==> flow/design.v <==
module APB_MASTER(PCLK,PRESETn,PREADY,ST,WEN,APB_WADRS,APB_RADRS,APB_WDATA,PRDATA,PSEL,PLSVERR,PENABLE,PWRITE,PADDR,PWDATA,APB_RDATA_OUT);
input ST,WEN;
input [8:0] APB_WADRS,APB_RADRS;
input [7:0] APB_WDATA;
output [7:0] APB_RDATA_OUT;
input PCLK,PRESETn,PREADY;
input [7:0] PRDATA;
output reg PSEL,PLSVERR;
output reg PENABLE,PWRITE;
output reg [8:0] PADDR;
output reg [7:0] PWDATA;
reg [1:0] PS,NS;
localparam  IDLE=2'b00,
            SETUP=2'b01,
            ACCESS=2'b10;
reg setup_error;
reg invalid_setup_error;
reg [7:0] rdata;
assign APB_RDATA_OUT = rdata;
always @(posedge PCLK)
begin
    if(!PRESETn)
        PS<=IDLE;
    else
        PS<=NS;
end
always @(*)
begin
    case(PS)
        IDLE:
        begin
            if(ST)
            begin
                NS=SETUP;
            end
            else
            begin
                NS=IDLE;
            end
        end
        SETUP:
        begin
            NS=ACCESS;
        end
        ACCESS:
        begin
            if(!PREADY)
                NS=ACCESS;
            else
            begin
                if(ST)
                    NS=SETUP;
                else
                    NS=IDLE;
            end
        end
        default:NS=IDLE;
    endcase
end
always @(posedge PCLK)
begin
    if(!PRESETn)
    begin
        PSEL     <= 0;
        PENABLE  <= 0;
        PWRITE   <= 0;
        PADDR    <= 0;
        PWDATA   <= 0;
    end
    else
    case(NS)
        IDLE:
        begin
            PSEL     <= 0;
            PENABLE  <= 0;
            PWRITE   <= 0;
            PADDR    <= 0;
            PWDATA   <= 0;
        end
        SETUP:
        begin
            PSEL    <= 1;
            PENABLE <= 0;
            PWRITE  <= WEN;
            PADDR   <= WEN ? APB_WADRS : APB_RADRS;
            PWDATA  <= APB_WDATA;
        end
        ACCESS:
        begin
            PSEL    <= 1;
            PENABLE <= 1;
        end
        default:
        begin
            PSEL     <= 0;
            PENABLE  <= 0;
            PWRITE   <= 0;
            PADDR    <= 0;
            PWDATA   <= 0;
        end
    endcase
end
always @(posedge PCLK)
begin
    if(!PRESETn)
        rdata <= 0;
    else if (PS == ACCESS && !PWRITE && PREADY)
        rdata <= PRDATA;
end
always @(*)
begin
    if (PADDR > 9'h03F)
        setup_error = 1'b1;
    else
        setup_error = 1'b0;
    invalid_setup_error = setup_error;
end
always @(posedge PCLK)
begin
    if(!PRESETn)
        PLSVERR <= 0;
    else
        PLSVERR <= invalid_setup_error;
end
endmodule
module APB_SLAVE(
 input PCLK,PRESETn,
 input PSEL,PENABLE,PWRITE,
 input [7:0]PADDR,PWDATA,
 output [7:0]PRDATA,
 output reg PREADY );
reg [7:0] mem [0:63];
assign PRDATA = (PADDR < 8'd64) ? mem[PADDR[5:0]] : 8'h00;
always @(*)
begin
 if(!PRESETn)
      PREADY = 0;
 else if(PSEL && PENABLE)
      PREADY = 1;
 else
      PREADY = 0;
end
always @(posedge PCLK)
begin
 if(PREADY && PWRITE && (PADDR < 8'd64))
      mem[PADDR[5:0]] <= PWDATA;
end
endmodule
module APB_TOP(
    input PCLK, PRESETn,
    input ST, WEN,
    input [8:0] APB_WADRS, APB_RADRS,
    input [7:0] APB_WDATA,
    output [7:0] APB_RDATA_OUT,
    output PSLVERR
);
    wire PSEL, PENABLE, PWRITE, PREADY;
    wire [8:0] PADDR;
    wire [7:0] PWDATA, PRDATA;
    APB_MASTER MASTER_INST (
        .PCLK(PCLK),
        .PRESETn(PRESETn),
        .PREADY(PREADY),
        .ST(ST),
        .WEN(WEN),
        .APB_WADRS(APB_WADRS),
        .APB_RADRS(APB_RADRS),
        .APB_WDATA(APB_WDATA),
        .PRDATA(PRDATA),
        .PSEL(PSEL),
        .PLSVERR(PSLVERR),
        .PENABLE(PENABLE),
        .PWRITE(PWRITE),
        .PADDR(PADDR),
        .PWDATA(PWDATA),
        .APB_RDATA_OUT(APB_RDATA_OUT)
    );
    APB_SLAVE SLAVE_INST (
        .PCLK(PCLK),
        .PRESETn(PRESETn),
        .PSEL(PSEL),
        .PENABLE(PENABLE),
        .PWRITE(PWRITE),
        .PADDR(PADDR[7:0]),  
        .PWDATA(PWDATA),
        .PRDATA(PRDATA),
        .PREADY(PREADY)
    );
endmodule
==> flow/run.sh <==
#!/bin/bash
# the make line also repeats each setting of config.mk as NAME=value (left out here)
make -C /OpenROAD-flow-scripts/flow DESIGN_CONFIG=/design/flow/config.mk WORK_HOME=/design/flow/orfs CLKGATE_MAP_FILE= finish
==> flow/config.mk <==
export PLATFORM = sky130hd
export DESIGN_NAME = APB_TOP
export DESIGN_NICKNAME = APB_TOP
export VERILOG_FILES = /design/flow/design.v
export SDC_FILE = /design/flow/constraint.sdc
export NUM_CORES = 4
export LEC_CHECK = 0
export CAP_MARGIN = 20
export CORE_MARGIN = 2
export CORE_UTILIZATION = 70
export CTS_CLUSTER_SIZE = 27
export SETUP_SLACK_MARGIN = -0.1
export SLEW_MARGIN = 20
==> flow/constraint.sdc <==
create_clock -name core_clock -period 1.37 [get_ports {PCLK}]
set_input_delay 0.2740 -clock core_clock [delete_from_list [all_inputs] [get_ports {PCLK}]]
set_output_delay 0.2740 -clock core_clock [all_outputs]
set_load 0.01 [all_outputs]
==> flow_metrics.tcl, run 1 <==
# place-and-route summary
set metrics [dict create \
    hold_path_end "MASTER_INST.PWDATA[6]" \
    p_seq_mw 18.4 \
    place_area_um2 24200 \
    vias_per_cell 7.94 \
    numCtsBuffers 51 \
    layout.core_utilization_pct 92.6 \
    worst-endpoint-required_ps 1870 \
    place_congestion 0.880 \
    syn-instance-count 1085 \
    critical_path.startpoint_type "register" \
    setup.worst_path.class "register to register" \
    finalSetupViolCount 555 \
    layout.failed_checks "setup timing" \
    worst_relative_slew_slack_pct 54.1 \
    antenna_left 0 \
    r2r_end "MASTER_INST.rdata[6]" \
    min_from "APB_WDATA[6]" \
    clk_transition_reported_paths_ps 70 \
    postLayoutCellArea_um2 27600 \
    yosys_cells 1085 \
    comb_power_mw 1.93 \
    reg2reg_slack_ps -1410 \
    slew_viol_final 0 \
    chipHeight_um 178 \
    ys_async_sr_fraction_pct 0 \
    cts_sinks 550 \
    fp-utilization_pct 71.3 \
    topCombFamilyByArea "multiplexers" \
    grt_antenna_before_repair 7 \
    final.hold.worst_slack_ps 324 \
    synth_chip_area_um2 21300 \
    synth.cells.most_frequent "sky130_fd_sc_hd__edfxtp_1 (512), sky130_fd_sc_hd__mux2i_1 (117), sky130_fd_sc_hd__mux4_2 (88)" \
    edf_count 512 \
    number_of_drc_markers_in_iteration_0 3366 \
    avgSynthCellArea_um2 19.6 \
    met2_length_um 36100 \
    core_area_um2 29800 \
    maxCapViolCount 0 \
    finalClockSkew_ps 20.0 \
    die.size.x_um 178 \
    power.share.combinational_pct 5.5 \
    worstHoldPathCells 2 \
    global_route.usage.total_pct 44.0 \
    clock.fmax_mhz 359 \
    cp_cell_sequence "buf_6 > mux2i_1 > a22o_1 > a221oi_2 > o22ai_1 > a2111oi_1 > a211o_1" \
    die_area_um2 31800 \
    ys.flops 550 \
    yosysWarnings 2 \
    rr_worst_depth 7 \
    worst_slew_pin_slew_ps 688 \
    synth_area_um2 21300 \
    synth.distinct_cells 38 \
    run_status "finished with violations" \
    drt_drc_violations_left 0 \
    clock_power_share_pct 42.5 \
    cpLargestDelayFamily "AND-OR/OR-AND gates" \
    dr_wl_met3_um 12700 \
    share_of_synthesized_area_spent_on_multiplexers_pct 15.0 \
    layout.nets 1393 \
    routed_wl_um 78400 \
    synth_compound_gate_area_share_pct 4.26 \
    worst-path-stages 7 \
    yosysSeqAreaShare_pct 75.9 \
    timing.critical_path.slowest_cell_delay_ps 570 \
    clockRootBuffer "sky130_fd_sc_hd__clkbuf_16" \
    number_of_global_route_vias_before_repair 13400 \
    final.setup.worst_slack_ps -1410 \
    yosys.area_share.adder_pct 0.118 \
    fin_crit_ps 2780 \
    p_sw_share_pct 23.2 \
    fin_crit_sh_pct 203 \
    fp_nets 1117 \
    timing.critical_path.to_type "register" \
    crit_buf_inv 1 \
    synthFlopType "sky130_fd_sc_hd__edfxtp_1" \
    power.net_switching_mw 8.18 \
    clock_tree.htree_level_count 2 \
    arr_time_crit_path_ps 3280 \
    timing_hold_violations_final 0 \
    port_buffers 38 \
    topCellsByArea "sky130_fd_sc_hd__edfxtp_1 (72%), sky130_fd_sc_hd__mux4_2 (9.3%), sky130_fd_sc_hd__mux2i_1 (5.5%), sky130_fd_sc_hd__dfxtp_1 (3.6%), sky130_fd_sc_hd__nor2_1 (1.3%)" \
    grt_max_degree 66 \
    leak_pwr_nw 8.05 \
    xor_share_pct 0 \
    critical-path-slowest-cell "sky130_fd_sc_hd__a2111oi_1" \
    synthToLayoutAreaGrowth_pct 29.9 \
    dp_slack_ps -1780 \
    power_frac_seq_pct 52.0 \
    worstHoldPathType "input port to register" \
    rsz0062_at_grt "true" \
    p_int_mw 27.1 \
    fillerInstances 724 \
    top_cell_type_by_total_area_after_synthesis "sky130_fd_sc_hd__edfxtp_1" \
    critPathCapture "MASTER_INST.rdata[6]" \
    timing.critical_path.fanout_max 11 \
    power_per_cell_area_nw_per_um2 1280 \
    drt_pre_antenna_iters 6 \
    route.layer.met1.wl_um 22700 \
    overall_via_count_from_detail_route 14200 \
    synthDominantCellAreaShare_pct 72.3 \
    placementRows 63 \
    pwr.group.clock_mw 15.0 \
    cts_buffer_depth 3 \
    ioPinCount 39 \
    hpwl_um 31700 \
    yosysMostFrequentCell "sky130_fd_sc_hd__edfxtp_1" \
    ir_worst_vdd_uv 1470 \
    first_pass_grt_wire_length_um 96400 \
    maxUsedRoutingLayer "met5" \
    heaviest_power_group "sequential cells" \
    routedWlPerCell_um 43.7 \
    stage_log_warnings 34 \
    clkLatencyLatePin_ps 580 \
    tritoncts "yes" \
    synth.cellmix.simpleShare_pct 3.03 \
    overflow 0 \
    setup_tns_ps -348870 \
]
==> per-stage QoR <==
stage | power [mW] | instances
4_1_cts | 34.0 | 1756
2_1_floorplan | 19.5 | 1085
5_1_grt | 35.5 | 1790
3_5_place_dp | 20.1 | 1615
3_3_place_gp | 20.1 | 1615
6_report | 35.3 | 1794
==> timing repair <==
item,4_1_cts,5_1_grt
hold buffers,0,0
pin swaps,48,39
gates cloned,3,2
buffers inserted,53,34
setup endpoints to repair,554,555
resized,125,29
==> metal layers <==
metal,track usage [%],vias up
li1,-,5004
met4,22.9,6
met5,0,-
met1,57.5,6791
met3,11.2,518
met2,69.4,1926
==> area by class of cell <==
type                            instances  area (um2)  area share (%)
Antenna cell                            4        10.0          0.0363
Tap cell                              390         488            1.77
Clock inverter                         19         185           0.671
Sequential cell                       550       16200            58.6
Inverter                                3        11.3          0.0408
Multi-Input combinational cell        471        5920            21.4
Clock buffer                           73        1430            5.19
Timing Repair Buffer                  284        3390            12.3
==> run 2: changes to the inputs <==
Settings changed: ABC_AREA set to 1, CORE_UTILIZATION 70 to 72, CTS_CLUSTER_SIZE 27 to not set, SETUP_SLACK_MARGIN -0.1 to not set.
Clock period 1.37 ns to 1.59 ns, I/O delays scaled along.
==> flow_metrics.tcl, run 2 <==
# place-and-route summary
set metrics [dict create \
    die_area_um2 32500 \
    critical_path.most_common_cell "sky130_fd_sc_hd__nand2_1" \
    maxCapViolCount 0 \
    heaviest_power_group "sequential cells" \
    top_cell_type_by_total_area_after_synthesis "sky130_fd_sc_hd__edfxtp_1" \
    synth_area_um2 22400 \
    clock.fmax_mhz 369 \
    p_int_mw 23.3 \
    worst-path-stages 13 \
    worst_slew_pin_slew_ps 605 \
    grt_antenna_before_repair 2 \
    slew_viol_final 0 \
    finalClockSkew_ps 22.8 \
    yosysMostFrequentCell "sky130_fd_sc_hd__nand2_1" \
    layout.failed_checks "setup timing" \
    power.share.combinational_pct 7.6 \
    pwr.group.clock_mw 12.9 \
    place_congestion 0.937 \
    chipHeight_um 180 \
    leak_pwr_nw 11.0 \
    dp_slack_ps -788 \
    overflow 0 \
    die.size.x_um 180 \
    synth_compound_gate_area_share_pct 0.794 \
    yosys.area_share.adder_pct 0.112 \
    worst-endpoint-required_ps 2140 \
    reg2reg_slack_ps -1120 \
    r2r_end "MASTER_INST.rdata[0]" \
    number_of_global_route_vias_before_repair 18000 \
    timing.critical_path.slowest_cell_delay_ps 420 \
    synth.cellmix.simpleShare_pct 22.8 \
    fin_crit_ps 2710 \
    crit_buf_inv 3 \
    power.net_switching_mw 7.85 \
    global_route.usage.total_pct 44.8 \
    avgSynthCellArea_um2 11.5 \
    routedWlPerCell_um 37.3 \
    topCellsByArea "sky130_fd_sc_hd__edfxtp_1 (69%), sky130_fd_sc_hd__nand2_1 (11%), sky130_fd_sc_hd__nand3_1 (10%), sky130_fd_sc_hd__dfxtp_1 (3.4%), sky130_fd_sc_hd__nor2_1 (1.3%)" \
    stage_log_warnings 32 \
    rsz0062_at_grt "true" \
    dr_wl_met3_um 18800 \
    p_sw_share_pct 25.2 \
    cp_cell_sequence "buf_4 > buf_12 > buf_4 > nand2_1 > nand3_1 > nand3_1 > nand2_1 > nand2_1 > nand3_2 > nand3_2 > nand2_4 > nand2_2 > a21oi_2" \
    vias_per_cell 7.86 \
    placementRows 64 \
    syn-instance-count 1937 \
    synth_chip_area_um2 22400 \
    edf_count 512 \
    overall_via_count_from_detail_route 20100 \
    arr_time_crit_path_ps 3260 \
    run_status "finished with violations" \
    min_from "APB_WDATA[2]" \
    timing_hold_violations_final 0 \
    clk_transition_reported_paths_ps 80 \
    xor_share_pct 0 \
    fp_nets 1969 \
    yosysWarnings 2 \
    clock_power_share_pct 41.6 \
    cts_buffer_depth 3 \
    met2_length_um 39300 \
    synth.cells.most_frequent "sky130_fd_sc_hd__nand2_1 (680), sky130_fd_sc_hd__edfxtp_1 (512), sky130_fd_sc_hd__nand3_1 (447)" \
    comb_power_mw 2.36 \
    first_pass_grt_wire_length_um 108000 \
    finalSetupViolCount 549 \
    clockRootBuffer "sky130_fd_sc_hd__clkbuf_16" \
    clock_tree.htree_level_count 2 \
    critPathCapture "MASTER_INST.rdata[0]" \
    setup.worst_path.class "register to register" \
    fin_crit_sh_pct 171 \
    numCtsBuffers 51 \
    p_seq_mw 15.8 \
    number_of_drc_markers_in_iteration_0 5259 \
    final.hold.worst_slack_ps 274 \
    clkLatencyLatePin_ps 620 \
    tritoncts "yes" \
    cts_sinks 550 \
    drt_pre_antenna_iters 13 \
    fp-utilization_pct 73.1 \
    timing.critical_path.fanout_max 9 \
    ir_worst_vdd_uv 1170 \
    drt_drc_violations_left 0 \
    rr_worst_depth 13 \
    layout.core_utilization_pct 94.7 \
    critical-path-slowest-cell "sky130_fd_sc_hd__nand3_1" \
    worstHoldPathCells 3 \
    yosysSeqAreaShare_pct 72.1 \
    synth.distinct_cells 24 \
    synthToLayoutAreaGrowth_pct 29.5 \
    power_frac_seq_pct 50.8 \
    grt_max_degree 66 \
    routed_wl_um 95400 \
    timing.critical_path.to_type "register" \
    synthFlopType "sky130_fd_sc_hd__edfxtp_1" \
    hpwl_um 35200 \
    power_per_cell_area_nw_per_um2 1080 \
    core_area_um2 30600 \
    maxUsedRoutingLayer "met5" \
    cpLargestDelayFamily "simple AND/OR/NAND/NOR gates" \
    topCombFamilyByArea "simple AND/OR/NAND/NOR gates" \
    ys.flops 550 \
    final.setup.worst_slack_ps -1120 \
    layout.nets 2151 \
    synthDominantCellAreaShare_pct 68.7 \
    worst_relative_slew_slack_pct 59.7 \
    route.layer.met1.wl_um 25500 \
    antenna_left 0 \
    ioPinCount 39 \
    critical_path.startpoint_type "register" \
    share_of_synthesized_area_spent_on_multiplexers_pct 0.403 \
    port_buffers 38 \
    worstHoldPathType "input port to register" \
    yosys_cells 1937 \
    hold_path_end "MASTER_INST.PWDATA[2]" \
    ys_async_sr_fraction_pct 0 \
]
==> run 2: layout make-up <==
| cell class | count | area (um2) |
|---|---|---|
| clock inverters | 26 | 210 |
| multi-input cells | 1245 | 7230 |
| repair inverters | 2 | 16.3 |
| repair buffers | 240 | 3280 |
| flip-flops and latches | 550 | 16200 |
| clock buffers | 67 | 1420 |
| diodes | 2 | 5.00 |
| inverters | 29 | 141 |
| fillers | 671 | 1630 |
| well taps | 396 | 495 |
==> run 2: layer usage <==
metal / vias to the layer above / GRT usage [%]
met5: - / 0
li1: 7148 / -
met4: 2 / 30.4
met2: 2929 / 69.6
met3: 1095 / 11.7
met1: 8927 / 56.1
==> run 2: per-stage QoR <==
step	setup TNS (ps)	instances	instance area (um2)	total power, mW
after floorplan	-65050	1937	22400	16.9
after detailed placement	-374860	2415	24200	17.5
final	-188800	2557	29000	31.1
after global placement	-354240	2415	24200	17.5
after CTS	-73790	2537	27500	29.4
after global routing	-179700	2555	29000	31.2
==> run 2: repair_timing <==
item / CTS / global route
buffers inserted: 17 / 5
hold endpoints to repair: 0 / 0
pin swaps: 26 / 71
gates resized: 318 / 256
endpoints found under the setup margin: 553 / 547
gates cloned: 13 / 14
hold buffers: 0 / 0
==> run 3: changes to the inputs <==
Settings changed: ABC_AREA 1 to not set, CORE_UTILIZATION 72 to 71, CTS_CLUSTER_SIZE set to 72, PLACE_DENSITY_LB_ADDON set to 0.01.
Clock period 1.59 ns to 1.37 ns, I/O delays scaled along.
==> flow_metrics.tcl, run 3 <==
# place-and-route summary
set metrics [dict create \
    run_status "finished with violations" \
    layout.failed_checks "setup timing" \
    drt_pre_antenna_iters 5 \
    timing.critical_path.slowest_cell_delay_ps 430 \
    postLayoutCellArea_um2 26600 \
    critical_path.startpoint_type "register" \
    min_from "APB_WDATA[6]" \
    ys.flops 550 \
    routedWlPerCell_um 36.5 \
    synthToLayoutAreaGrowth_pct 25.0 \
    topCellsByArea "sky130_fd_sc_hd__edfxtp_1 (72%), sky130_fd_sc_hd__mux4_2 (9.3%), sky130_fd_sc_hd__mux2i_1 (5.5%), sky130_fd_sc_hd__dfxtp_1 (3.6%), sky130_fd_sc_hd__nor2_1 (1.3%)" \
    rsz0062_at_grt "true" \
    chipHeight_um 177 \
    worstHoldPathCells 2 \
    ir_worst_vdd_uv 1260 \
    setup.worst_path.class "register to register" \
    timing.critical_path.fanout_max 9 \
    timing.critical_path.to_type "register" \
    cp_cell_sequence "buf_6 > buf_12 > and2_1 > buf_4 > a22o_1 > a221oi_2 > o22ai_1 > a2111oi_2 > a211o_1" \
    power.share.combinational_pct 5.0 \
    synthFlopType "sky130_fd_sc_hd__edfxtp_1" \
    fillerInstances 907 \
    timing_hold_violations_final 0 \
    critical-path-slowest-cell "sky130_fd_sc_hd__a2111oi_2" \
    antenna_left 0 \
    leak_pwr_nw 7.60 \
    p_seq_mw 18.3 \
    yosysMostFrequentCell "sky130_fd_sc_hd__edfxtp_1" \
    heaviest_power_group "sequential cells" \
    power.net_switching_mw 7.51 \
    drt_drc_violations_left 0 \
    hpwl_um 31400 \
    share_of_synthesized_area_spent_on_multiplexers_pct 15.0 \
    comb_power_mw 1.69 \
    cts_buffer_depth 3 \
    r2r_end "MASTER_INST.rdata[3]" \
    edf_count 512 \
    cts_sinks 550 \
    hold_path_end "MASTER_INST.PWDATA[6]" \
    place_area_um2 24100 \
    global_route.usage.total_pct 37.4 \
    synth.distinct_cells 38 \
    clkLatencyLatePin_ps 580 \
    overall_via_count_from_detail_route 12800 \
    fp-utilization_pct 71.9 \
    finalSetupViolCount 553 \
    reg2reg_slack_ps -1340 \
    synth.cells.most_frequent "sky130_fd_sc_hd__edfxtp_1 (512), sky130_fd_sc_hd__mux2i_1 (117), sky130_fd_sc_hd__mux4_2 (88)" \
    numCtsBuffers 52 \
    worst_relative_slew_slack_pct 50.8 \
    synth_compound_gate_area_share_pct 4.26 \
    die_area_um2 31300 \
    worst-path-stages 9 \
    clockRootBuffer "sky130_fd_sc_hd__clkbuf_16" \
    fin_crit_ps 2710 \
    first_pass_grt_wire_length_um 82500 \
    placementRows 63 \
    place_congestion 0.854 \
    final.setup.worst_slack_ps -1340 \
    maxCapViolCount 0 \
    xor_share_pct 0 \
    p_int_mw 26.4 \
    synth_chip_area_um2 21300 \
    routed_wl_um 63200 \
    core_area_um2 29600 \
    yosysSeqAreaShare_pct 75.9 \
    ys_async_sr_fraction_pct 0 \
    fin_crit_sh_pct 198 \
    clk_transition_reported_paths_ps 70 \
    clock.fmax_mhz 369 \
    port_buffers 38 \
    top_cell_type_by_total_area_after_synthesis "sky130_fd_sc_hd__edfxtp_1" \
    topCombFamilyByArea "multiplexers" \
    layout.nets 1332 \
    slew_viol_final 0 \
    number_of_global_route_vias_before_repair 12400 \
    die.size.x_um 177 \
    power_frac_seq_pct 54.1 \
    yosys_cells 1085 \
    grt_antenna_before_repair 3 \
    pwr.group.clock_mw 13.9 \
    grt_max_degree 66 \
    finalClockSkew_ps 28.7 \
    design_power_total_mw 33.9 \
    syn-instance-count 1085 \
    rr_worst_depth 9 \
    ioPinCount 39 \
    yosysWarnings 2 \
    critPathCapture "MASTER_INST.rdata[3]" \
    vias_per_cell 7.41 \
    worst_slew_pin_slew_ps 736 \
    final_cell_count_no_fill 1732 \
    number_of_drc_markers_in_iteration_0 2316 \
    crit_buf_inv 3 \
    synth_area_um2 21300 \
    post-place-cells 1597 \
    cpLargestDelayFamily "AND-OR/OR-AND gates" \
    synthDominantCellAreaShare_pct 72.3 \
    clock_tree.htree_level_count 2 \
    stage_log_warnings 30 \
    arr_time_crit_path_ps 3150 \
    clock_power_share_pct 40.9 \
    worst-endpoint-required_ps 1810 \
    p_sw_share_pct 22.2 \
    power_per_cell_area_nw_per_um2 1280 \
    fp_nets 1117 \
    yosys.area_share.adder_pct 0.118 \
    overflow 0 \
    avgSynthCellArea_um2 19.6 \
    tritoncts "yes" \
    synth.cellmix.simpleShare_pct 3.03 \
    worstHoldPathType "input port to register" \
]
==> run 3: per-layer routing <==
| layer | wire, um | vias up | track usage [%] |
|---|---|---|---|
| li1 | - | 4885 | - |
| met1 | 19900 | 6355 | 50.0 |
| met2 | 30700 | 1285 | 62.0 |
| met3 | 8440 | 305 | 7.02 |
| met4 | 4150 | 4 | 15.3 |
| met5 | 30 | - | 0 |
==> run 3: cell type report <==
type	instances	area, um2	share of cell area [%]
antenna	1	2.50	0.00942
timing repair buffer	220	2580	9.72
tap	390	488	1.84
multi-input combinational	473	5740	21.6
clock inverter	33	218	0.820
sequential	550	16200	60.9
clock buffer	62	1340	5.04
inverter	3	11.3	0.0424
==> run 3: per-stage QoR <==
step | TNS, ps | setup WS [ps] | hold WS [ps] | util (%)
final | -241290 | -1340 | 314 | 89.8
after global routing | -269610 | -1250 | 309 | 89.8
after CTS | -191030 | -933 | 309 | 88.9
after detailed placement | -443470 | -1230 | 455 | 81.4
after global placement | -426520 | -1100 | 456 | 81.4
after floorplan | -245600 | -670 | 386 | -
==> run 3: timing repair <==
action	4_1_cts	5_1_grt
hold buffers	0	0
pin swaps	31	18
setup endpoints to repair	554	554
setup buffers	26	8
resized	80	34
cloned	4	2
==> run 4: changes to the inputs <==
Settings changed: CORE_UTILIZATION 71 to 72, CTS_CLUSTER_SIZE 72 to 31, PLACE_DENSITY_LB_ADDON 0.01 to not set.
Clock period 1.37 ns to 1.85 ns, I/O delays scaled along.
==> flow_metrics.tcl, run 4 <==
# yosys + openroad results
set metrics [dict create \
    run_status "did not finish" \
    flow.stopped_at "global routing" \
    synth_chip_area_um2 21300 \
    ys_async_sr_fraction_pct 0 \
    placementRows 62 \
    numCtsBuffers 51 \
    cts_hold_repair.buffers 0 \
    place_congestion 0.908 \
    ys.flops 550 \
    port_buffers 38 \
    core_area_um2 28900 \
    synth.distinct_cells 38 \
    clock_tree.htree_level_count 2 \
    synth_compound_gate_area_share_pct 4.26 \
    topCombFamilyByArea "multiplexers" \
    synth.cells.most_frequent "sky130_fd_sc_hd__edfxtp_1 (512), sky130_fd_sc_hd__mux2i_1 (117), sky130_fd_sc_hd__mux4_2 (88)" \
    cts_sinks 550 \
    yosysMostFrequentCell "sky130_fd_sc_hd__edfxtp_1" \
    ioPinCount 39 \
    edf_count 512 \
    cts_buffer_depth 3 \
    xor_share_pct 0 \
    synth.cellmix.simpleShare_pct 3.03 \
    top_cell_type_by_total_area_after_synthesis "sky130_fd_sc_hd__edfxtp_1" \
    clockRootBuffer "sky130_fd_sc_hd__clkbuf_16" \
    syn-instance-count 1085 \
    yosys.area_share.adder_pct 0.118 \
    synthFlopType "sky130_fd_sc_hd__edfxtp_1" \
    chipHeight_um 176 \
    yosysWarnings 2 \
    die_area_um2 30900 \
    share_of_synthesized_area_spent_on_multiplexers_pct 15.0 \
    hpwl_um 31700 \
    topCellsByArea "sky130_fd_sc_hd__edfxtp_1 (72%), sky130_fd_sc_hd__mux4_2 (9.3%), sky130_fd_sc_hd__mux2i_1 (5.5%), sky130_fd_sc_hd__dfxtp_1 (3.6%), sky130_fd_sc_hd__nor2_1 (1.3%)" \
    fp-utilization_pct 73.6 \
    die.size.x_um 176 \
    avgSynthCellArea_um2 19.6 \
    fp_nets 1117 \
    synth_area_um2 21300 \
    yosysSeqAreaShare_pct 75.9 \
    synthDominantCellAreaShare_pct 72.3 \
    yosys_cells 1085 \
]
-- run 4: timing repair --
item                                    CTS
endpoints found under the setup margin  553
gates resized                           164
cloned                                    3
pin swaps                                30
setup buffers                            28
-- run 4: per-stage QoR --
| stage | instances | hold WS, ps | power (mW) | worst slack [ps] | area (um2) |
|---|---|---|---|---|---|
| after CTS | 1765 | 413 | 24.9 | -579 | 26600 |
| after detailed placement | 1641 | 473 | 14.8 | -1300 | 24000 |
| after global placement | 1641 | 444 | 14.8 | -1240 | 24000 |
| after floorplan | 1085 | 426 | 14.4 | -206 | 21500 |
==> run 5: changes to the inputs <==
Settings changed: ABC_AREA set to 1, CELL_PAD_IN_SITES_DETAIL_PLACEMENT set to 0, CELL_PAD_IN_SITES_GLOBAL_PLACEMENT set to 0, CORE_UTILIZATION 72 to 60, CTS_CLUSTER_SIZE 31 to not set, GPL_ROUTABILITY_DRIVEN set to 1, GPL_TIMING_DRIVEN set to 0, MIN_ROUTING_LAYER set to met1, SETUP_SLACK_MARGIN set to -0.02.
Clock period 1.85 ns to 1.93 ns, I/O delays scaled along.
==> flow_metrics.tcl, run 5 <==
# place-and-route summary
set metrics [dict create \
    run_status "finished with violations" \
    layout.failed_checks "setup timing" \
    comb_power_mw 1.58 \
    drt_pre_antenna_iters 6 \
    synth.cellmix.simpleShare_pct 22.8 \
    clk_transition_reported_paths_ps 80 \
    share_of_synthesized_area_spent_on_multiplexers_pct 0.403 \
    ir_worst_vdd_uv 797 \
    chipHeight_um 197 \
    xor_share_pct 0 \
    routed_wl_um 76700 \
    yosysWarnings 2 \
    min_from "PRESETn" \
    topCellsByArea "sky130_fd_sc_hd__edfxtp_1 (69%), sky130_fd_sc_hd__nand2_1 (11%), sky130_fd_sc_hd__nand3_1 (10%), sky130_fd_sc_hd__dfxtp_1 (3.4%), sky130_fd_sc_hd__nor2_1 (1.3%)" \
    p_sw_share_pct 23.1 \
    cts_buffer_depth 3 \
    fillerInstances 2072 \
    worstHoldPathType "input port to register" \
    yosysSeqAreaShare_pct 72.1 \
    vias_per_cell 6.41 \
    critPathCapture "MASTER_INST.rdata[7]" \
    antenna_left 0 \
    routedWlPerCell_um 28.8 \
    fp-utilization_pct 60.9 \
    grt_max_degree 66 \
    timing_hold_violations_final 0 \
    overall_via_count_from_detail_route 17100 \
    p_seq_mw 13.1 \
    timing.critical_path.fanout_max 10 \
    power_frac_seq_pct 52.9 \
    tritoncts "yes" \
    design_power_total_mw 24.8 \
    grt_antenna_before_repair 1 \
    yosys.area_share.adder_pct 0.112 \
    avgSynthCellArea_um2 11.5 \
    cts_sinks 550 \
    synth_chip_area_um2 22400 \
    leak_pwr_nw 11.0 \
    critical-path-slowest-cell "sky130_fd_sc_hd__dfxtp_2" \
    fin_crit_ps 2090 \
    rsz0062_at_grt "true" \
    p_int_mw 19.1 \
    number_of_global_route_vias_before_repair 15800 \
    hpwl_um 45200 \
    rr_worst_depth 14 \
    overflow 0 \
    edf_count 512 \
    number_of_drc_markers_in_iteration_0 2734 \
    clkLatencyLatePin_ps 600 \
    timing.critical_path.to_type "register" \
    power_per_cell_area_nw_per_um2 851 \
    clock_power_share_pct 40.7 \
    yosys_cells 1937 \
    r2r_end "MASTER_INST.rdata[7]" \
    stage_log_warnings 31 \
    yosysMostFrequentCell "sky130_fd_sc_hd__nand2_1" \
    cpLargestDelayFamily "simple AND/OR/NAND/NOR gates" \
    worst_relative_slew_slack_pct 46.5 \
    clock.fmax_mhz 478 \
    heaviest_power_group "sequential cells" \
    setup.worst_path.class "register to register" \
    synthToLayoutAreaGrowth_pct 30.2 \
    top_cell_type_by_total_area_after_synthesis "sky130_fd_sc_hd__edfxtp_1" \
    drt_drc_violations_left 0 \
    synth_area_um2 22400 \
    fp_nets 1969 \
    synth_compound_gate_area_share_pct 0.794 \
    clock_tree.htree_level_count 2 \
    final.setup.worst_slack_ps -160 \
    placementRows 70 \
    cts_hold_repair.buffers 0 \
    ioPinCount 39 \
    worstHoldPathCells 2 \
    synthDominantCellAreaShare_pct 68.7 \
    postLayoutCellArea_um2 29100 \
    synth.cells.most_frequent "sky130_fd_sc_hd__nand2_1 (680), sky130_fd_sc_hd__edfxtp_1 (512), sky130_fd_sc_hd__nand3_1 (447)" \
    worst-endpoint-required_ps 2450 \
    crit_buf_inv 4 \
    arr_time_crit_path_ps 2610 \
    die_area_um2 38800 \
    layout.nets 2189 \
    reg2reg_slack_ps -160 \
    die.size.x_um 197 \
    final.hold.worst_slack_ps 164 \
    critical_path.startpoint_type "register" \
    ys_async_sr_fraction_pct 0 \
    antenna_cells_inserted 0 \
    finalSetupViolCount 200 \
    slew_viol_final 0 \
    core_area_um2 36700 \
    finalClockSkew_ps 21.2 \
    numCtsBuffers 54 \
    pwr.group.clock_mw 10.1 \
    layout.core_utilization_pct 79.4 \
    worst_slew_pin_slew_ps 802 \
    synthFlopType "sky130_fd_sc_hd__edfxtp_1" \
    clockRootBuffer "sky130_fd_sc_hd__clkbuf_16" \
    port_buffers 37 \
    power.net_switching_mw 5.72 \
    place_area_um2 23500 \
    first_pass_grt_wire_length_um 104000 \
    syn-instance-count 1937 \
    ys.flops 550 \
    worst-path-stages 14 \
    synth.distinct_cells 24 \
    setup_tns_ps -9800 \
    maxCapViolCount 0 \
    hold_path_end "MASTER_INST.PS[0]" \
    timing.critical_path.slowest_cell_delay_ps 340 \
    cp_cell_sequence "buf_12 > clkinv_8 > buf_12 > buf_12 > nand2_1 > nand3_1 > nand3_2 > nand2_1 > nand2_1 > nand3_2 > nand3_2 > nand2_4 > nand2_2 > a21oi_2" \
    global_route.usage.total_pct 37.8 \
    fin_crit_sh_pct 108 \
    power.share.combinational_pct 6.4 \
    topCombFamilyByArea "simple AND/OR/NAND/NOR gates" \
    place_congestion 1.01 \
]
## run 5: stage by stage
stage,setup slack (ps),cells
after floorplan,126,1937
after global placement,-1780,2442
after detailed placement,-1780,2448
after CTS,-49.8,2646
after global routing,-138,2665
final,-160,2665
## run 5: cell type report
class | count | area [um2] | share of cell area, %
clock inverters | 27 | 160 | 0.550
repair buffers | 165 | 2300 | 7.90
clock buffers | 69 | 1480 | 5.08
well taps | 468 | 586 | 2.01
flip-flops and latches | 550 | 16200 | 55.5
repair inverters | 1 | 7.51 | 0.0258
multi-input cells | 1245 | 7050 | 24.2
plain buffers | 111 | 1250 | 4.28
inverters | 29 | 126 | 0.434
## run 5: routing by layer
layer  global-route usage, %  routed length [um]  share of wire, %  vias up
met5                       0                  12             0.016        -
met4                    16.5                4240               5.5        2
met1                    53.3               27700                36     8212
li1                        -                   -                 -     7223
met3                    8.37               10100                13      284
met2                    57.3               34700                45     1364
## run 5: timing repair
action	in CTS	in global routing
setup endpoints to repair	544	546
pin swaps	64	57
resized	284	292
setup buffers	103	9
hold endpoints to repair	0	0
gates cloned	0	11
==> run 6: changes to the inputs <==
Settings changed: CORE_UTILIZATION 60 to 70, CTS_CLUSTER_SIZE set to 15, GPL_TIMING_DRIVEN 0 to 1, HOLD_SLACK_MARGIN set to 0.3, SETUP_SLACK_MARGIN -0.02 to 0.39.
Clock period 1.93 ns to 1.37 ns, I/O delays scaled along.
==> flow_metrics.tcl, run 6 <==
# place-and-route summary
set metrics [dict create \
    run_status "finished with violations" \
    layout.failed_checks "setup timing" \
    synth.distinct_cells 24 \
    power_frac_seq_pct 52.4 \
    leak_pwr_nw 11.1 \
    worst-path-stages 14 \
    yosysWarnings 2 \
    die.size.x_um 183 \
    number_of_drc_markers_in_iteration_0 3335 \
    worst_slew_pin_slew_ps 676 \
    critPathCapture "MASTER_INST.rdata[6]" \
    clockRootBuffer "sky130_fd_sc_hd__clkbuf_16" \
    first_pass_grt_wire_length_um 95200 \
    vias_per_cell 6.96 \
    reg2reg_slack_ps -790 \
    die_area_um2 33400 \
    power.net_switching_mw 8.08 \
    ioPinCount 39 \
    grt_max_degree 65 \
    synthFlopType "sky130_fd_sc_hd__edfxtp_1" \
    overall_via_count_from_detail_route 18100 \
    synth_compound_gate_area_share_pct 0.794 \
    placementRows 65 \
    worst_relative_slew_slack_pct 54.9 \
    rr_worst_depth 14 \
    clkLatencyLatePin_ps 580 \
    maxCapViolCount 0 \
    tritoncts "yes" \
    timing.critical_path.to_type "register" \
    xor_share_pct 0 \
    ys.flops 550 \
    arr_time_crit_path_ps 2600 \
    yosysSeqAreaShare_pct 72.1 \
    clock_tree.htree_level_count 2 \
    drt_drc_violations_left 0 \
    ir_worst_vdd_uv 1290 \
    cpLargestDelayFamily "simple AND/OR/NAND/NOR gates" \
    grt_antenna_before_repair 1 \
    power_per_cell_area_nw_per_um2 1200 \
    topCombFamilyByArea "simple AND/OR/NAND/NOR gates" \
    chipHeight_um 183 \
    p_seq_mw 18.4 \
    synth.cells.most_frequent "sky130_fd_sc_hd__nand2_1 (680), sky130_fd_sc_hd__edfxtp_1 (512), sky130_fd_sc_hd__nand3_1 (447)" \
    comb_power_mw 2.50 \
    p_sw_share_pct 23.1 \
    timing.critical_path.slowest_cell_delay_ps 370 \
    fp-utilization_pct 71.1 \
    min_from "APB_WDATA[1]" \
    final.hold.worst_slack_ps 284 \
    finalClockSkew_ps 20.1 \
    ys_async_sr_fraction_pct 0 \
    clock.fmax_mhz 464 \
    number_of_global_route_vias_before_repair 16300 \
    finalSetupViolCount 547 \
    antenna_left 0 \
    yosys.area_share.adder_pct 0.112 \
    synth.cellmix.simpleShare_pct 22.8 \
    core_area_um2 31500 \
    edf_count 512 \
    avgSynthCellArea_um2 11.5 \
    crit_buf_inv 4 \
    topCellsByArea "sky130_fd_sc_hd__edfxtp_1 (69%), sky130_fd_sc_hd__nand2_1 (11%), sky130_fd_sc_hd__nand3_1 (10%), sky130_fd_sc_hd__dfxtp_1 (3.4%), sky130_fd_sc_hd__nor2_1 (1.3%)" \
    global_route.usage.total_pct 39.1 \
    power.share.combinational_pct 7.1 \
    heaviest_power_group "sequential cells" \
    synth_chip_area_um2 22400 \
    yosys_cells 1937 \
    setup.worst_path.class "register to register" \
    routed_wl_um 76700 \
    top_cell_type_by_total_area_after_synthesis "sky130_fd_sc_hd__edfxtp_1" \
    cts_hold_repair.buffers 6 \
    critical_path.startpoint_type "register" \
    p_int_mw 27.0 \
    synthDominantCellAreaShare_pct 68.7 \
    clk_transition_reported_paths_ps 80 \
    cts_sinks 550 \
    timing_hold_violations_final 0 \
    stage_log_warnings 34 \
    worstHoldPathCells 3 \
    r2r_end "MASTER_INST.rdata[6]" \
    critical-path-slowest-cell "sky130_fd_sc_hd__dfxtp_4" \
    seq_area_um2 16200 \
    cts_buffer_depth 3 \
    worst-endpoint-required_ps 1820 \
    drt_pre_antenna_iters 8 \
    final.setup.worst_slack_ps -786 \
    fin_crit_ps 2160 \
    rsz0062_at_grt "true" \
    comb_area_um2 7210 \
    cp_cell_sequence "buf_12 > clkinv_16 > buf_12 > buf_16 > nand2_2 > nand3_2 > nand3_1 > nand2_1 > nand2_1 > nand3_2 > nand3_2 > nand2_2 > nand2_2 > a21oi_2" \
    fillerInstances 899 \
    overflow 0 \
    fp_nets 1969 \
    layout.nets 2187 \
    clock_power_share_pct 40.5 \
    worstHoldPathType "input port to register" \
    share_of_synthesized_area_spent_on_multiplexers_pct 0.403 \
    slew_viol_final 0 \
    routedWlPerCell_um 29.5 \
    synthToLayoutAreaGrowth_pct 31.0 \
    yosysMostFrequentCell "sky130_fd_sc_hd__nand2_1" \
    synth_area_um2 22400 \
    timing.critical_path.fanout_max 8 \
    syn-instance-count 1937 \
    dp_slack_ps -1010 \
    fin_crit_sh_pct 157 \
    numCtsBuffers 51 \
    place_congestion 0.977 \
    hpwl_um 35900 \
    pwr.group.clock_mw 14.2 \
    hold_path_end "MASTER_INST.PWDATA[1]" \
    port_buffers 38 \
]
-- run 6: what timing repair did --
item,4_1_cts,5_1_grt
setup endpoints to repair,556,558
setup buffers,11,9
gates cloned,10,14
pin swaps,14,87
endpoints found under the hold margin,7,1
resized,369,267
-- run 6: final cells by class --
| cell class | instances | share of cell area (%) |
|---|---|---|
| sequential | 550 | 55.2 |
| multi-input combinational | 1245 | 24.6 |
| timing repair buffer | 277 | 12.4 |
| clock buffer | 59 | 4.46 |
| tap | 402 | 1.72 |
| clock inverter | 33 | 0.983 |
| inverter | 29 | 0.478 |
| timing repair inverter | 1 | 0.103 |
| antenna | 1 | 0.00854 |
-- run 6: stage by stage --
stage          utilization (%)  power (mW)  TNS, ps  instances  instance area, um2
2_1_floorplan                -        19.6  -215250       1937               22400
3_5_place_dp              77.9        20.4  -502590       2454               24500
6_report                  93.1        35.0  -269850       2597               29300
5_1_grt                   93.0        35.5  -276550       2596               29300
3_3_place_gp              77.9        20.4  -455020       2454               24500
4_1_cts                   88.1        34.0  -180470       2573               27700
-- run 6: per-layer routing --
metal  track usage [%]  wire length [um]  vias up
met1              52.3             24500     8365
li1                  -                 -     7210
met4              18.5              5680        0
met3              6.85             11100      469
met5                 0                 0        -
met2              63.5             35500     2020
==> run 7: changes to the inputs <==
Settings changed: ABC_AREA 1 to not set, CELL_PAD_IN_SITES_DETAIL_PLACEMENT 0 to not set, CELL_PAD_IN_SITES_GLOBAL_PLACEMENT 0 to not set, CORE_UTILIZATION 70 to 58, CTS_CLUSTER_SIZE 15 to not set, GPL_ROUTABILITY_DRIVEN 1 to not set, GPL_TIMING_DRIVEN 1 to not set, HOLD_SLACK_MARGIN 0.3 to not set, MIN_ROUTING_LAYER met1 to not set, SETUP_SLACK_MARGIN 0.39 to not set.
Clock period 1.37 ns to 1.23 ns, I/O delays scaled along.
==> flow_metrics.tcl, run 7 <==
# place-and-route summary
set metrics [dict create \
    worst_slew_pin_slew_ps 534 \
    top_cell_type_by_total_area_after_synthesis "sky130_fd_sc_hd__edfxtp_1" \
    avgSynthCellArea_um2 19.6 \
    power.share.combinational_pct 4.8 \
    hold_path_end "MASTER_INST.PWDATA[4]" \
    timing.critical_path.slowest_cell_delay_ps 510 \
    crit_buf_inv 3 \
    cp_cell_sequence "buf_12 > buf_12 > buf_16 > mux4_2 > mux4_2 > nor2b_1 > a2111oi_1 > a211o_1" \
    ys_async_sr_fraction_pct 0 \
    pwr.group.clock_mw 16.0 \
    fin_crit_sh_pct 192 \
    port_buffers 38 \
    antenna_cells_inserted 0 \
    layout.nets 1421 \
    final.setup.worst_slack_ps -1130 \
    yosysWarnings 2 \
    finalClockSkew_ps 20.7 \
    synthToLayoutAreaGrowth_pct 32.6 \
    clock_power_share_pct 41.8 \
    yosysSeqAreaShare_pct 75.9 \
    yosys.area_share.adder_pct 0.118 \
    synth_area_um2 21300 \
    synth.distinct_cells 38 \
    p_seq_mw 20.4 \
    number_of_drc_markers_in_iteration_0 1059 \
    ioPinCount 39 \
    worstHoldPathType "input port to register" \
    fillerInstances 1977 \
    ys.flops 550 \
    fin_crit_ps 2360 \
    share_of_synthesized_area_spent_on_multiplexers_pct 15.0 \
    synth.cells.most_frequent "sky130_fd_sc_hd__edfxtp_1 (512), sky130_fd_sc_hd__mux2i_1 (117), sky130_fd_sc_hd__mux4_2 (88)" \
    antenna_left 0 \
    routedWlPerCell_um 27.3 \
    hpwl_um 31800 \
    critical-path-slowest-cell "sky130_fd_sc_hd__mux4_2" \
    drt_pre_antenna_iters 5 \
    seq_area_um2 16200 \
    overflow 0 \
    ir_worst_vdd_uv 1410 \
    critPathCapture "MASTER_INST.rdata[0]" \
    stage_log_warnings 32 \
    clock.fmax_mhz 424 \
    timing_hold_violations_final 0 \
    topCellsByArea "sky130_fd_sc_hd__edfxtp_1 (72%), sky130_fd_sc_hd__mux4_2 (9.3%), sky130_fd_sc_hd__mux2i_1 (5.5%), sky130_fd_sc_hd__dfxtp_1 (3.6%), sky130_fd_sc_hd__nor2_1 (1.3%)" \
    global_route.usage.total_pct 28.3 \
    drt_drc_violations_left 0 \
    die.size.x_um 195 \
    overall_via_count_from_detail_route 11600 \
    run_status "finished with violations" \
    p_int_mw 30.6 \
    numCtsBuffers 52 \
    worstHoldPathCells 2 \
    timing.critical_path.to_type "register" \
    clk_transition_reported_paths_ps 60 \
    arr_time_crit_path_ps 2820 \
    critical_path.startpoint_type "register" \
    place_congestion 0.843 \
    vias_per_cell 6.10 \
    slew_viol_final 0 \
    worst-path-stages 8 \
    yosysMostFrequentCell "sky130_fd_sc_hd__edfxtp_1" \
    rr_worst_depth 8 \
    number_of_global_route_vias_before_repair 11900 \
    die_area_um2 38200 \
    power_per_cell_area_nw_per_um2 1360 \
    dp_slack_ps -1830 \
    rsz0062_at_grt "true" \
    worst-endpoint-required_ps 1700 \
    setup.worst_path.class "register to register" \
    cts_hold_repair.buffers 0 \
    chipHeight_um 195 \
    power.net_switching_mw 7.73 \
    clkLatencyLatePin_ps 590 \
    syn-instance-count 1085 \
    routed_wl_um 51900 \
    cpLargestDelayFamily "multiplexers" \
    xor_share_pct 0 \
    first_pass_grt_wire_length_um 77300 \
    fp-utilization_pct 58.5 \
    comb_power_mw 1.86 \
    r2r_end "MASTER_INST.rdata[0]" \
    synthDominantCellAreaShare_pct 72.3 \
    core_area_um2 36300 \
    comb_area_um2 5920 \
    tritoncts "yes" \
    edf_count 512 \
    reg2reg_slack_ps -1130 \
    clock_tree.htree_level_count 2 \
    grt_max_degree 66 \
    yosys_cells 1085 \
    leak_pwr_nw 8.31 \
    min_from "APB_WDATA[4]" \
    layout.core_utilization_pct 77.6 \
    placementRows 70 \
    cts_sinks 550 \
    power_frac_seq_pct 53.3 \
    maxCapViolCount 0 \
    cts_buffer_depth 3 \
    grt_antenna_before_repair 0 \
    clockRootBuffer "sky130_fd_sc_hd__clkbuf_16" \
    worst_relative_slew_slack_pct 64.4 \
    synth.cellmix.simpleShare_pct 3.03 \
    p_sw_share_pct 20.2 \
    synthFlopType "sky130_fd_sc_hd__edfxtp_1" \
    fp_nets 1117 \
    topCombFamilyByArea "multiplexers" \
    layout.failed_checks "setup timing" \
    synth_compound_gate_area_share_pct 4.26 \
    timing.critical_path.fanout_max 8 \
    synth_chip_area_um2 21300 \
    finalSetupViolCount 556 \
    heaviest_power_group "sequential cells" \
]
==> run 7: cell type report <==
cell class / instances / share of cell area (%)
clock inverter: 36 / 1.25
sequential: 550 / 57.4
multi-input combinational: 476 / 21.0
clock buffer: 59 / 4.78
inverter: 3 / 0.0399
timing repair buffer: 306 / 13.5
tap: 468 / 2.08
==> run 7: routing by layer <==
| metal | GRT usage (%) | wire, um | vias to the layer above |
|---|---|---|---|
| met2 | 47.2 | 26200 | 461 |
| li1 | - | - | 5085 |
| met1 | 38.8 | 20600 | 5949 |
| met3 | 5.34 | 3930 | 84 |
| met5 | 0 | 0 | - |
| met4 | 7.94 | 1160 | 0 |
==> run 7: per-stage QoR <==
step	power (mW)	TNS, ps	std cells	hold WS (ps)	area [um2]
after floorplan	21.7	-279680	1085	358	22100
after global placement	22.4	-537690	1733	451	24900
after detailed placement	22.4	-547580	1733	457	24900
after CTS	38.5	-276160	1886	248	28000
after global routing	39.3	-306500	1898	255	28200
final	38.3	-274810	1898	272	28200
==> run 7: repair_timing <==
item                       4_1_cts  5_1_grt
gates cloned                     9        0
buffers inserted                50       15
pin swaps                       60       40
setup endpoints to repair      555      556
hold endpoints to repair         0        0
gates resized                  184       35
==> run 8: changes to the inputs <==
Settings changed: CORE_ASPECT_RATIO set to 0.65, CORE_UTILIZATION 58 to 72, CTS_CLUSTER_DIAMETER set to 43, CTS_CLUSTER_SIZE set to 27, HOLD_SLACK_MARGIN set to -0.09, PLACE_DENSITY set to 0.35, SETUP_SLACK_MARGIN set to 0.55.
Clock period 1.23 ns to 2.7 ns, I/O delays scaled along.
==> flow_metrics.tcl, run 8 <==
# place-and-route summary
set metrics [dict create \
    run_status "timing/DRC/antenna clean" \
    yosysMostFrequentCell "sky130_fd_sc_hd__edfxtp_1" \
    die_area_um2 30900 \
    rsz0062_at_grt "true" \
    cts_buffer_depth 3 \
    synthToLayoutAreaGrowth_pct 18.2 \
    post-place-cells 1596 \
    drt_drc_violations_left 0 \
    numCtsBuffers 37 \
    clock_tree.htree_level_count 2 \
    finalSetupViolCount 0 \
    timing_hold_violations_final 0 \
    grt_max_degree 66 \
    die.size.x_um 217 \
    number_of_global_route_vias_before_repair 11800 \
    worst-endpoint-required_ps 3140 \
    hpwl_um 32000 \
    crit_buf_inv 3 \
    clkLatencyLatePin_ps 560 \
    hold_path_end "MASTER_INST.PWDATA[3]" \
    layout.nets 1306 \
    core_area_um2 28900 \
    clk_transition_reported_paths_ps 80 \
    yosys_cells 1085 \
    min_from "MASTER_INST.PWDATA[3]" \
    avgSynthCellArea_um2 19.6 \
    synth.cellmix.simpleShare_pct 3.03 \
    power.share.combinational_pct 4.2 \
    topCellsByArea "sky130_fd_sc_hd__edfxtp_1 (72%), sky130_fd_sc_hd__mux4_2 (9.3%), sky130_fd_sc_hd__mux2i_1 (5.5%), sky130_fd_sc_hd__dfxtp_1 (3.6%), sky130_fd_sc_hd__nor2_1 (1.3%)" \
    yosys.area_share.adder_pct 0.118 \
    ys.flops 550 \
    slew_viol_final 0 \
    routed_wl_um 52700 \
    layout.core_utilization_pct 86.9 \
    clock_power_share_pct 36.4 \
    dp_slack_ps -124 \
    rr_worst_depth 8 \
    synthFlopType "sky130_fd_sc_hd__edfxtp_1" \
    comb_power_uw 654 \
    synth.distinct_cells 38 \
    critical_path.startpoint_type "register" \
    cts_sinks 550 \
    tritoncts "yes" \
    routedWlPerCell_um 31.2 \
    worstHoldPathCells 1 \
    first_pass_grt_wire_length_um 77400 \
    heaviest_power_group "sequential cells" \
    worst-path-stages 8 \
    worstHoldPathType "register to register" \
    leak_pwr_nw 7.23 \
    clock.fmax_mhz 403 \
    finalClockSkew_ps 23.0 \
    pwr.group.clock_mw 5.73 \
    timing.critical_path.fanout_max 12 \
    fp_nets 1117 \
    yosysSeqAreaShare_pct 75.9 \
    ir_worst_vdd_uv 635 \
    r2r_end "MASTER_INST.rdata[3]" \
    top_cell_type_by_total_area_after_synthesis "sky130_fd_sc_hd__edfxtp_1" \
    fin_crit_sh_pct 91.9 \
    final.hold.worst_slack_ps 468 \
    topCombFamilyByArea "multiplexers" \
    timing.critical_path.slowest_cell_delay_ps 540 \
    overflow 0 \
    final.setup.worst_slack_ps 218 \
    chipHeight_um 143 \
    power_per_cell_area_nw_per_um2 626 \
    synthDominantCellAreaShare_pct 72.3 \
    final_cell_count_no_fill 1690 \
    cpLargestDelayFamily "multiplexers" \
    global_route.usage.total_pct 35.6 \
    yosysWarnings 2 \
    power_frac_seq_pct 59.4 \
    synth_chip_area_um2 21300 \
    reg2reg_slack_ps 220 \
    antenna_cells_inserted 0 \
    worst_relative_slew_slack_pct 22.4 \
    cts_hold_repair.buffers 0 \
    overall_via_count_from_detail_route 11800 \
    share_of_synthesized_area_spent_on_multiplexers_pct 15.0 \
    ioPinCount 39 \
    ys_async_sr_fraction_pct 0 \
    edf_count 512 \
    maxCapViolCount 0 \
    clockRootBuffer "sky130_fd_sc_hd__clkbuf_16" \
    fp-utilization_pct 73.5 \
    xor_share_pct 0 \
    power.net_switching_mw 3.45 \
    stage_log_warnings 32 \
    setup.worst_path.class "register to register" \
    design_power_total_mw 15.7 \
    place_congestion 0.873 \
    arr_time_crit_path_ps 2920 \
    cp_cell_sequence "buf_4 > buf_12 > mux4_2 > mux4_2 > nor2b_4 > a2111oi_4 > buf_4 > a211o_1" \
    drt_pre_antenna_iters 6 \
    p_seq_mw 9.34 \
    p_int_mw 12.3 \
    fin_crit_ps 2480 \
    worst_slew_pin_slew_ps 1160 \
    vias_per_cell 7.01 \
    placementRows 50 \
    synth.cells.most_frequent "sky130_fd_sc_hd__edfxtp_1 (512), sky130_fd_sc_hd__mux2i_1 (117), sky130_fd_sc_hd__mux4_2 (88)" \
    synth_compound_gate_area_share_pct 4.26 \
    port_buffers 38 \
    timing.critical_path.to_type "register" \
    number_of_drc_markers_in_iteration_0 1843 \
    grt_antenna_before_repair 2 \
    synth_area_um2 21300 \
    critical-path-slowest-cell "sky130_fd_sc_hd__mux4_2" \
    syn-instance-count 1085 \
    critPathCapture "MASTER_INST.rdata[3]" \
    antenna_left 0 \
    p_sw_share_pct 22.0 \
]
run 8: per-layer routing:
layer	track usage [%]	part of all wire, %
met5	0	0.025
met4	11.4	3.5
met3	9.17	13
met2	53.6	46
met1	52.5	38
run 8: repair_timing:
action,CTS,global route
buffers inserted,23,3
pin swaps,4,3
endpoints found under the setup margin,10,143
gates cloned,3,0
resized,24,28
run 8: cell type report:
type	instances	area [um2]
inverters	3	11.3
well taps	390	488
repair buffers	211	2270
clock buffers	40	947
fillers	1151	3780
clock inverters	25	250
multi-input cells	471	5000
flip-flops and latches	550	16200
run 8: through the flow:
| stage | setup TNS [ps] | cell area (um2) |
|---|---|---|
| 2_1_floorplan | 0 | 21300 |
| 3_5_place_dp | -548 | 23400 |
| 6_report | 0 | 25100 |
| 5_1_grt | 0 | 25100 |
| 3_3_place_gp | -140 | 23400 |
| 4_1_cts | 0 | 25000 |
==> run 9: changes to the inputs <==
Settings changed: CAP_MARGIN 20 to 40, CORE_ASPECT_RATIO 0.65 to not set, CORE_UTILIZATION 72 to 70, CTS_CLUSTER_DIAMETER 43 to not set, HOLD_SLACK_MARGIN -0.09 to 0.3, PLACE_DENSITY 0.35 to not set.
Clock period 2.7 ns to 2.12 ns, I/O delays scaled along.
==> flow_metrics.tcl, run 9 <==
# place-and-route summary
set metrics [dict create \
    timing.critical_path.to_type "register" \
    routedWlPerCell_um 42.9 \
    r2r_end "MASTER_INST.rdata[0]" \
    reg2reg_slack_ps -860 \
    layout.failed_checks "setup timing" \
    synthFlopType "sky130_fd_sc_hd__edfxtp_1" \
    tritoncts "yes" \
    ys_async_sr_fraction_pct 0 \
    place_congestion 0.876 \
    ys.flops 550 \
    leak_pwr_nw 8.06 \
    top_cell_type_by_total_area_after_synthesis "sky130_fd_sc_hd__edfxtp_1" \
    setup_tns_ps -4430 \
    fin_crit_sh_pct 140 \
    yosys_cells 1085 \
    first_pass_grt_wire_length_um 93300 \
    design_power_total_mw 22.5 \
    finalSetupViolCount 8 \
    clock_power_share_pct 42.0 \
    layout.core_utilization_pct 92.0 \
    slew_viol_final 0 \
    topCellsByArea "sky130_fd_sc_hd__edfxtp_1 (72%), sky130_fd_sc_hd__mux4_2 (9.3%), sky130_fd_sc_hd__mux2i_1 (5.5%), sky130_fd_sc_hd__dfxtp_1 (3.6%), sky130_fd_sc_hd__nor2_1 (1.3%)" \
    fp_nets 1117 \
    stage_log_warnings 33 \
    cts_sinks 550 \
    yosysSeqAreaShare_pct 75.9 \
    worst-endpoint-required_ps 2640 \
    final.hold.worst_slack_ps 481 \
    fp-utilization_pct 71.3 \
    p_sw_share_pct 22.9 \
    final_cell_count_no_fill 1800 \
    dr_wl_met3_um 11700 \
    worst_relative_slew_slack_pct 37.3 \
    timing_hold_violations_final 0 \
    p_seq_mw 11.9 \
    critical_path.most_common_cell "sky130_fd_sc_hd__buf_6" \
    fillerInstances 776 \
    ioPinCount 39 \
    drt_drc_violations_left 0 \
    synth.cells.most_frequent "sky130_fd_sc_hd__edfxtp_1 (512), sky130_fd_sc_hd__mux2i_1 (117), sky130_fd_sc_hd__mux4_2 (88)" \
    cpLargestDelayFamily "AND-OR/OR-AND gates" \
    cp_cell_sequence "buf_6 > buf_6 > mux2i_1 > a221oi_1 > o22ai_2 > nor4_1 > buf_4 > a211o_1" \
    maxUsedRoutingLayer "met4" \
    met2_length_um 35600 \
    rr_worst_depth 8 \
    synth.distinct_cells 38 \
    die.size.x_um 178 \
    clk_transition_reported_paths_ps 80 \
    synthDominantCellAreaShare_pct 72.3 \
    topCombFamilyByArea "multiplexers" \
    synthToLayoutAreaGrowth_pct 29.0 \
    grt_max_degree 66 \
    p_int_mw 17.3 \
    yosysMostFrequentCell "sky130_fd_sc_hd__edfxtp_1" \
    hpwl_um 32900 \
    global_route.usage.total_pct 42.4 \
    antenna_left 0 \
    worst_slew_pin_slew_ps 939 \
    synth_area_um2 21300 \
    layout.nets 1400 \
    number_of_drc_markers_in_iteration_0 2782 \
    drt_pre_antenna_iters 6 \
    finalClockSkew_ps 30.2 \
    critical-path-slowest-cell "sky130_fd_sc_hd__nor4_1" \
    maxCapViolCount 0 \
    route.layer.met1.wl_um 22500 \
    numCtsBuffers 51 \
    routed_wl_um 77200 \
    overflow 0 \
    clock.fmax_mhz 336 \
    rsz0062_at_grt "true" \
    arr_time_crit_path_ps 3500 \
    fin_crit_ps 2980 \
    placementRows 63 \
    timing.critical_path.slowest_cell_delay_ps 580 \
    synth_compound_gate_area_share_pct 4.26 \
    comb_power_mw 1.16 \
    post-place-cells 1637 \
    hold_path_end "MASTER_INST.PS[0]" \
    min_from "PRESETn" \
    cts_hold_repair.buffers 0 \
    worstHoldPathType "input port to register" \
    number_of_global_route_vias_before_repair 13500 \
    critical_path.startpoint_type "register" \
    synth.cellmix.simpleShare_pct 3.03 \
    heaviest_power_group "sequential cells" \
    cts_buffer_depth 3 \
    grt_antenna_before_repair 1 \
    chipHeight_um 178 \
    ir_worst_vdd_uv 1180 \
    share_of_synthesized_area_spent_on_multiplexers_pct 15.0 \
    clkLatencyLatePin_ps 580 \
    power.net_switching_mw 5.15 \
    power_per_cell_area_nw_per_um2 820 \
    crit_buf_inv 3 \
    synth_chip_area_um2 21300 \
    yosysWarnings 2 \
    critPathCapture "MASTER_INST.rdata[0]" \
    pwr.group.clock_mw 9.45 \
    port_buffers 38 \
    setup.worst_path.class "register to register" \
    worst-path-stages 8 \
    run_status "finished with violations" \
    clockRootBuffer "sky130_fd_sc_hd__clkbuf_16" \
    core_area_um2 29800 \
    power.share.combinational_pct 5.2 \
    vias_per_cell 7.94 \
    yosys.area_share.adder_pct 0.118 \
    power_frac_seq_pct 52.8 \
    overall_via_count_from_detail_route 14300 \
    edf_count 512 \
    clock_tree.htree_level_count 2 \
    timing.critical_path.fanout_max 13 \
    xor_share_pct 0 \
    syn-instance-count 1085 \
    avgSynthCellArea_um2 19.6 \
    final.setup.worst_slack_ps -858 \
    worstHoldPathCells 3 \
    die_area_um2 31800 \
]
==> run 9: metal layers <==
| layer | GRT usage (%) | vias up |
|---|---|---|
| met5 | 0 | - |
| met4 | 21.1 | 0 |
| met3 | 8.70 | 520 |
| met2 | 68.5 | 1896 |
| met1 | 55.9 | 6857 |
| li1 | - | 5019 |
==> run 9: cell type report <==
class / count / area, um2 / share of cell area, %
clock buffer: 65 / 1330 / 4.84
antenna: 3 / 7.51 / 0.0274
timing repair buffer: 288 / 3280 / 12.0
tap: 390 / 488 / 1.78
clock inverter: 27 / 249 / 0.908
multi-input combinational: 474 / 5890 / 21.5
inverter: 3 / 11.3 / 0.0411
sequential: 550 / 16200 / 59.0
==> run 9: through the flow <==
step	cell area, um2	setup WS, ps
6_report	27400	-858
5_1_grt	27400	-787
4_1_cts	26800	-279
3_5_place_dp	24300	-842
3_3_place_gp	24300	-1080
2_1_floorplan	22000	63.7
==> run 9: repair_timing <==
item,CTS,global route
cloned,5,1
gates resized,139,51
endpoints found under the setup margin,553,549
pin swaps,51,50
setup buffers,34,28
==> run 10: changes to the inputs <==
Settings changed: ABC_AREA set to 1, CAP_MARGIN 40 to 5, CELL_PAD_IN_SITES_DETAIL_PLACEMENT set to 2, CELL_PAD_IN_SITES_GLOBAL_PLACEMENT set to 1, CORE_ASPECT_RATIO set to 1.19, CORE_UTILIZATION 70 to 50, CTS_CLUSTER_DIAMETER set to 140, CTS_CLUSTER_SIZE 27 to 75, GPL_ROUTABILITY_DRIVEN set to 1, GPL_TIMING_DRIVEN set to 0, HOLD_SLACK_MARGIN 0.3 to not set, MIN_ROUTING_LAYER set to met2, PLACE_DENSITY_LB_ADDON set to 0.13, SETUP_SLACK_MARGIN 0.55 to not set, SLEW_MARGIN 20 to 0, TNS_END_PERCENT set to 80.
Clock period 2.12 ns to 2.25 ns, I/O delays scaled along.
==> flow_metrics.tcl, run 10 <==
# yosys + openroad results
set metrics [dict create \
    topCellsByArea "sky130_fd_sc_hd__edfxtp_1 (69%), sky130_fd_sc_hd__nand2_1 (11%), sky130_fd_sc_hd__nand3_1 (10%), sky130_fd_sc_hd__dfxtp_1 (3.4%), sky130_fd_sc_hd__nor2_1 (1.3%)" \
    fp_nets 1969 \
    synth.distinct_cells 24 \
    synth.cells.most_frequent "sky130_fd_sc_hd__nand2_1 (680), sky130_fd_sc_hd__edfxtp_1 (512), sky130_fd_sc_hd__nand3_1 (447)" \
    run_status "did not finish" \
    ioPinCount 39 \
    ys_async_sr_fraction_pct 0 \
    topCombFamilyByArea "simple AND/OR/NAND/NOR gates" \
    xor_share_pct 0 \
    synth_area_um2 22400 \
    clock_tree.htree_level_count 1 \
    dp_slack_ps -1690 \
    yosys.area_share.adder_pct 0.112 \
    syn-instance-count 1937 \
    yosysWarnings 2 \
    die.size.x_um 198 \
    clockRootBuffer "sky130_fd_sc_hd__clkbuf_16" \
    top_cell_type_by_total_area_after_synthesis "sky130_fd_sc_hd__edfxtp_1" \
    synth_chip_area_um2 22400 \
    edf_count 512 \
    core_area_um2 44100 \
    ys.flops 550 \
    hpwl_um 62900 \
    die_area_um2 46400 \
    numCtsBuffers 11 \
    yosysSeqAreaShare_pct 72.1 \
    error_message "[ERROR DRT-9419] Inst SLAVE_INST.mem\\[25\\]\\[1\\]$_DFFE_PP_ not found in insts_set_" \
    synth_compound_gate_area_share_pct 0.794 \
    cts_buffer_depth 3 \
    yosysMostFrequentCell "sky130_fd_sc_hd__nand2_1" \
    place_congestion 1.00 \
    synthFlopType "sky130_fd_sc_hd__edfxtp_1" \
    port_buffers 37 \
    flow.stopped_at "global routing" \
    cts_sinks 550 \
    fp-utilization_pct 50.7 \
    avgSynthCellArea_um2 11.5 \
    share_of_synthesized_area_spent_on_multiplexers_pct 0.403 \
    chipHeight_um 235 \
    yosys_cells 1937 \
    placementRows 84 \
    synthDominantCellAreaShare_pct 68.7 \
    synth.cellmix.simpleShare_pct 22.8 \
]
-- run 10: timing repair --
action	4_1_cts
gates resized	219
endpoints found under the setup margin	545
hold buffers	0
pin swaps	26
setup buffers	45
hold endpoints to repair	0
-- run 10: per-stage QoR --
step | util [%] | hold slack, ps | setup TNS [ps] | instance area (um2) | cells
detailed placement | 53.4 | 482 | -699080 | 23600 | 2539
floorplan | - | 432 | 0 | 22400 | 1937
CTS | 57.0 | 279 | -2.37 | 25200 | 2600
global placement | 53.1 | 451 | -843130 | 23400 | 2533
Power is estimated from default activity; no workload was simulated.
